==> flow/design.v <==
module EX (
    input clk,
    input rst_n,
    input en,
    input stage_ID_EX__EX_regwrite,
    input stage_ID_EX__EX_memtoreg,
    input stage_ID_EX__EX_memread,
    input stage_ID_EX__EX_memwrite,
    input stage_ID_EX__EX_alusrc,
    input [1:0] stage_ID_EX__EX_aluop,
    input stage_ID_EX__EX_regdst,
    input stage_ID_EX__EX_sys_en,
    input [31:0]stage_ID_EX__EX_rs_data,
    input [31:0]stage_ID_EX__EX_rt_data,
    input [4:0]stage_ID_EX__EX_rs_id,
    input [4:0]stage_ID_EX__EX_rt_id,
    input [4:0]stage_ID_EX__EX_rd_id,
    input [31:0]stage_ID_EX__EX_sign_ext,
    input [2:0]stage_ID_EX__EX_funct3,
    input sys__EX_done,
    output reg stage_EX_MEM__MEM_regwrite,
    output reg stage_EX_MEM__MEM_memtoreg,
    output reg stage_EX_MEM__MEM_memread,
    output reg stage_EX_MEM__MEM_memwrite,
    output reg [31:0] stage_EX_MEM__MEM_alures,
    output reg [31:0] stage_EX_MEM__MEM_store_data,
    output reg [4:0]  stage_EX_MEM__MEM_rd_id,
    output EX__HDUbr_regwrite,
    output EX__HDU_memread,
    output [4:0] EX__HDU_HDUbr_rd_id,
    output reg  EX_stall_for_sys,
    input  FU__EX_rs_wb,
    input  FU__EX_rs_mem,
    input  FU__EX_rt_wb,
    input  FU__EX_rt_mem,
    input [31:0]  WB__EX_for_help,
    input [31:0]  MEM__EX_for_help
);
localparam S0 = 0;  
localparam S1 = 1;  
wire [31:0] FMP1_out_rs;
wire [31:0] FMP1_out_rt;
wire [31:0] FMP2_out_rs;
wire [31:0] FMP2_out_rt;
wire [31:0] alu_in_rs;
wire [31:0] alu_in_rt;
reg  [31:0] alu_res;
assign FMP1_out_rs = (FU__EX_rs_wb)?WB__EX_for_help:stage_ID_EX__EX_rs_data;
assign FMP1_out_rt = (FU__EX_rt_wb)?WB__EX_for_help:stage_ID_EX__EX_rt_data;
assign FMP2_out_rs = (FU__EX_rs_mem)?MEM__EX_for_help:FMP1_out_rs;
assign FMP2_out_rt = (FU__EX_rt_mem)?MEM__EX_for_help:FMP1_out_rt;
assign alu_in_rs = FMP2_out_rs;
assign alu_in_rt = (stage_ID_EX__EX_alusrc)?stage_ID_EX__EX_sign_ext:FMP2_out_rt;
always@* begin
    case ({stage_ID_EX__EX_aluop,stage_ID_EX__EX_funct3})
        5'b00000: alu_res = alu_in_rs+alu_in_rt;
        5'b01000: alu_res = alu_in_rs+alu_in_rt;
        5'b10000: alu_res = alu_in_rs-alu_in_rt;
        5'b01001: alu_res = alu_in_rs<<alu_in_rt[4:0];
        5'b01101: alu_res = alu_in_rs>>alu_in_rt[4:0];
        5'b10101: alu_res = $signed(alu_in_rs)>>>alu_in_rt[4:0];
        5'b01100: alu_res = alu_in_rs^alu_in_rt;
        5'b01110: alu_res = alu_in_rs|alu_in_rt;
        5'b01111: alu_res = alu_in_rs&alu_in_rt;
        default: alu_res = 32'b0;   
    endcase
end
reg curr_state , next_state;
always@(posedge clk) begin
    if (!rst_n) begin
        curr_state <= 0;
    end
    else begin
        curr_state <= next_state;
    end
end
always@* begin
    next_state = curr_state;
    EX_stall_for_sys = 0;
    case(curr_state) 
        S0: begin
                if (stage_ID_EX__EX_sys_en) begin
                    next_state = S1;
                    EX_stall_for_sys = 1;
                end
        end
        S1: begin
                if(!sys__EX_done)
                    EX_stall_for_sys = 1;
                else begin
                    EX_stall_for_sys = 0;
                    next_state = S0;
                end
        end
    endcase
end
always@(posedge clk) begin
    if(!rst_n) begin
        stage_EX_MEM__MEM_regwrite <= 0;
        stage_EX_MEM__MEM_memtoreg <= 0;
        stage_EX_MEM__MEM_memread <= 0;
        stage_EX_MEM__MEM_memwrite <= 0;
        stage_EX_MEM__MEM_alures <= 0;
        stage_EX_MEM__MEM_store_data <= 0;
        stage_EX_MEM__MEM_rd_id <= 0;
    end
    else begin
        if(en) begin
            stage_EX_MEM__MEM_regwrite <= EX_stall_for_sys?0:stage_ID_EX__EX_regwrite;
            stage_EX_MEM__MEM_memtoreg <= EX_stall_for_sys?0:stage_ID_EX__EX_memtoreg;
            stage_EX_MEM__MEM_memread  <= EX_stall_for_sys?0:stage_ID_EX__EX_memread;
            stage_EX_MEM__MEM_memwrite <= EX_stall_for_sys?0:stage_ID_EX__EX_memwrite;
            stage_EX_MEM__MEM_alures   <= alu_res;
            stage_EX_MEM__MEM_store_data <= FMP2_out_rt;
            stage_EX_MEM__MEM_rd_id      <= stage_ID_EX__EX_regdst?stage_ID_EX__EX_rd_id:stage_ID_EX__EX_rt_id; 
        end
    end
end
assign EX__HDU_HDUbr_rd_id = stage_ID_EX__EX_regdst?stage_ID_EX__EX_rd_id:stage_ID_EX__EX_rt_id;
assign EX__HDU_memread = stage_ID_EX__EX_memread;
assign EX__HDUbr_regwrite = stage_ID_EX__EX_regwrite;
endmodule
clock: 4.47 ns
lec_check: 0
abc_area: 1
cap_margin: 20
core_margin: 2
core_utilization: 64
cts_cluster_size: 100
slew_margin: 20
run.sh (not shown) runs the stock make flow with config.mk's settings and CLKGATE_MAP_FILE=.
The baseline did not get past global routing (5_1_grt).
==> next run, changes <==
- CELL_PAD_IN_SITES_DETAIL_PLACEMENT: not set -> 0
- CORE_UTILIZATION: 64 -> 40
- CTS_CLUSTER_SIZE: 100 -> not set
- GPL_TIMING_DRIVEN: not set -> 0
- HOLD_SLACK_MARGIN: not set -> 0.13
- clock period: 4.47 -> 8.66 ns (I/O delays scaled with it)
The changed run produced a clean layout.
Die area goes up by well over a third.
Synthesized cell count stays the same.
Area after synthesis does not change.
==> next run, changes <==
- ABC_AREA: 1 -> not set
- CELL_PAD_IN_SITES_DETAIL_PLACEMENT: 0 -> not set
- GPL_TIMING_DRIVEN: 0 -> not set
- HOLD_SLACK_MARGIN: 0.13 -> not set
- clock period: 8.66 -> 5.1 ns (I/O delays scaled with it)
=> Critical path depth came out higher by 6; routed wire length climbs by a few percent; sequential cell count is unchanged.

* * *

Setup of lane 1:
// EX: RTL as listed in full above, without the edits since
make LEC_CHECK=0 CAP_MARGIN=20 CORE_MARGIN=2 CORE_UTILIZATION=58 CTS_CLUSTER_DIAMETER=44 SLEW_MARGIN=20 TNS_END_PERCENT=5 finish   # period 2.86 ns
Lane 1: it failed with a tool error in 5_1_grt, so there are no final results.
> inputs changed (lane 1 -> lane 2)
# lane 1
export LEC_CHECK = 0
export CAP_MARGIN = 20
export CORE_MARGIN = 2
export CORE_UTILIZATION = 58
export CTS_CLUSTER_DIAMETER = 44
export SLEW_MARGIN = 20
export TNS_END_PERCENT = 5
create_clock -name core_clock -period 2.86 [get_ports {clk}]
# lane 2
export LEC_CHECK = 0
export CAP_MARGIN = 20
export CORE_ASPECT_RATIO = 0.5
export CORE_MARGIN = 2
export CORE_UTILIZATION = 72
export CTS_CLUSTER_DIAMETER = 287
export CTS_CLUSTER_SIZE = 100
export SETUP_SLACK_MARGIN = 1.95
export SLEW_MARGIN = 20
create_clock -name core_clock -period 6.58 [get_ports {clk}]
==> comparison <==
The runs compared here, lane 1 and lane 2, all ended either early or with open violations. Lane 1: it failed during 5_1_grt, and the tool reported GRT-0116. Lane 2 did not finish; a tool error ended it in 4_1_cts. In lane 2 the worst slack after detailed placement turned out 2450 ps higher than in lane 1. Post-detailed-placement half-perimeter wirelength, lane 1 and lane 2: higher on lane 1. As of lane 2, horizontal die dimension had risen by more than a quarter compared to lane 1. From lane 1 to lane 2, register area share after synthesis did not move at all. Side by side, instance area after placement turned out lower in lane 2 than in lane 1. Of lane 1 and lane 2, the higher total number of placement rows belongs to lane 1.
### lane 2 -> lane 3
# lane 2
export LEC_CHECK = 0
export CAP_MARGIN = 20
export CORE_ASPECT_RATIO = 0.5
export CORE_MARGIN = 2
export CORE_UTILIZATION = 72
export CTS_CLUSTER_DIAMETER = 287
export CTS_CLUSTER_SIZE = 100
export SETUP_SLACK_MARGIN = 1.95
export SLEW_MARGIN = 20
create_clock -name core_clock -period 6.58 [get_ports {clk}]
# lane 3
export LEC_CHECK = 0
export CAP_MARGIN = 20
export CORE_MARGIN = 2
export CORE_UTILIZATION = 40
export SLEW_MARGIN = 20
create_clock -name core_clock -period 5.12 [get_ports {clk}]
## What came out
- The final layout from lane 3, which completed every stage, passed the timing, DRC and antenna checks at the end of the flow.
- In lane 3, effective utilization at floorplan is lower than in lane 2.
- The height of the die of lane 3 exceeds that of lane 2 by 86%.
- Re flop and latch count out of synthesis: no difference whatsoever between lane 2 and lane 3.
- Lane 2 -> lane 3: synthesized netlist net count delta 0, exact match
- Of the two candidates, lane 2 has the better core outline area and lane 3 the worse one.
- Relative to lane 2, the area of the die measured on lane 3 has increased by more than half.
- Relative to lane 2, the count of placed standard cells including taps of lane 3 is higher by 463.
- From lane 2 to lane 3 the numbers moved as follows: die extent in x went down, number of rows in the core area went up, summed standard-cell area reported by yosys did not really move.
Input-level comparison between lane 4 and lane 3:
# lane 3
export LEC_CHECK = 0
export CAP_MARGIN = 20
export CORE_MARGIN = 2
export CORE_UTILIZATION = 40
export SLEW_MARGIN = 20
create_clock -name core_clock -period 5.12 [get_ports {clk}]
# lane 4
export LEC_CHECK = 0
export CAP_MARGIN = 20
export CORE_MARGIN = 2
export CORE_UTILIZATION = 66
export SLEW_MARGIN = 20
create_clock -name core_clock -period 4.21 [get_ports {clk}]
Results
Lane 4 failed in 4_1_cts with DPL-0038.
Looking at die area, lane 4 sits below lane 3.
Post-synthesis cell type count came out exactly the same in lane 3 and lane 4.
Number of instances in the synthesized netlist: lane 3 vs lane 4 identical
Where standard cell core area is concerned, lane 3 is outperformed by lane 4.
Lane 4 vs lane 3 — overall die width dropped by more than 10%
Cmp lane 4 vs lane 3: effective utilization at floorplan higher in lane 4
Reported for lane 3 and lane 4, synthesized-area fraction occupied by ao, oa, aoi and oai cells turned out identical to the last digit.
The following lists how lane 5 was set up differently from lane 4:
# lane 4
export LEC_CHECK = 0
export CAP_MARGIN = 20
export CORE_MARGIN = 2
export CORE_UTILIZATION = 66
export SLEW_MARGIN = 20
create_clock -name core_clock -period 4.21 [get_ports {clk}]
# lane 5
export LEC_CHECK = 0
export CAP_MARGIN = 20
export CORE_MARGIN = 2
export CORE_UTILIZATION = 40
export SLEW_MARGIN = 20
create_clock -name core_clock -period 5.2 [get_ports {clk}]
### Flow results
Lane 5 vs. lane 4: number of synthesized flops with an enable pin closely matched the old numbers; cell total in the yosys stat output was more or less identical; detailed placer's ending HPWL fell by 1.9%. Floorplan-stage core utilization was higher in lane 4 than in lane 5. Lane 5 has completed all stages; timing, DRC and antenna checks passed. Compared with lane 4, lane 5 degrades die area. Compared with lane 4, post-detailed-placement cell area in lane 5 decreased by a few percent.
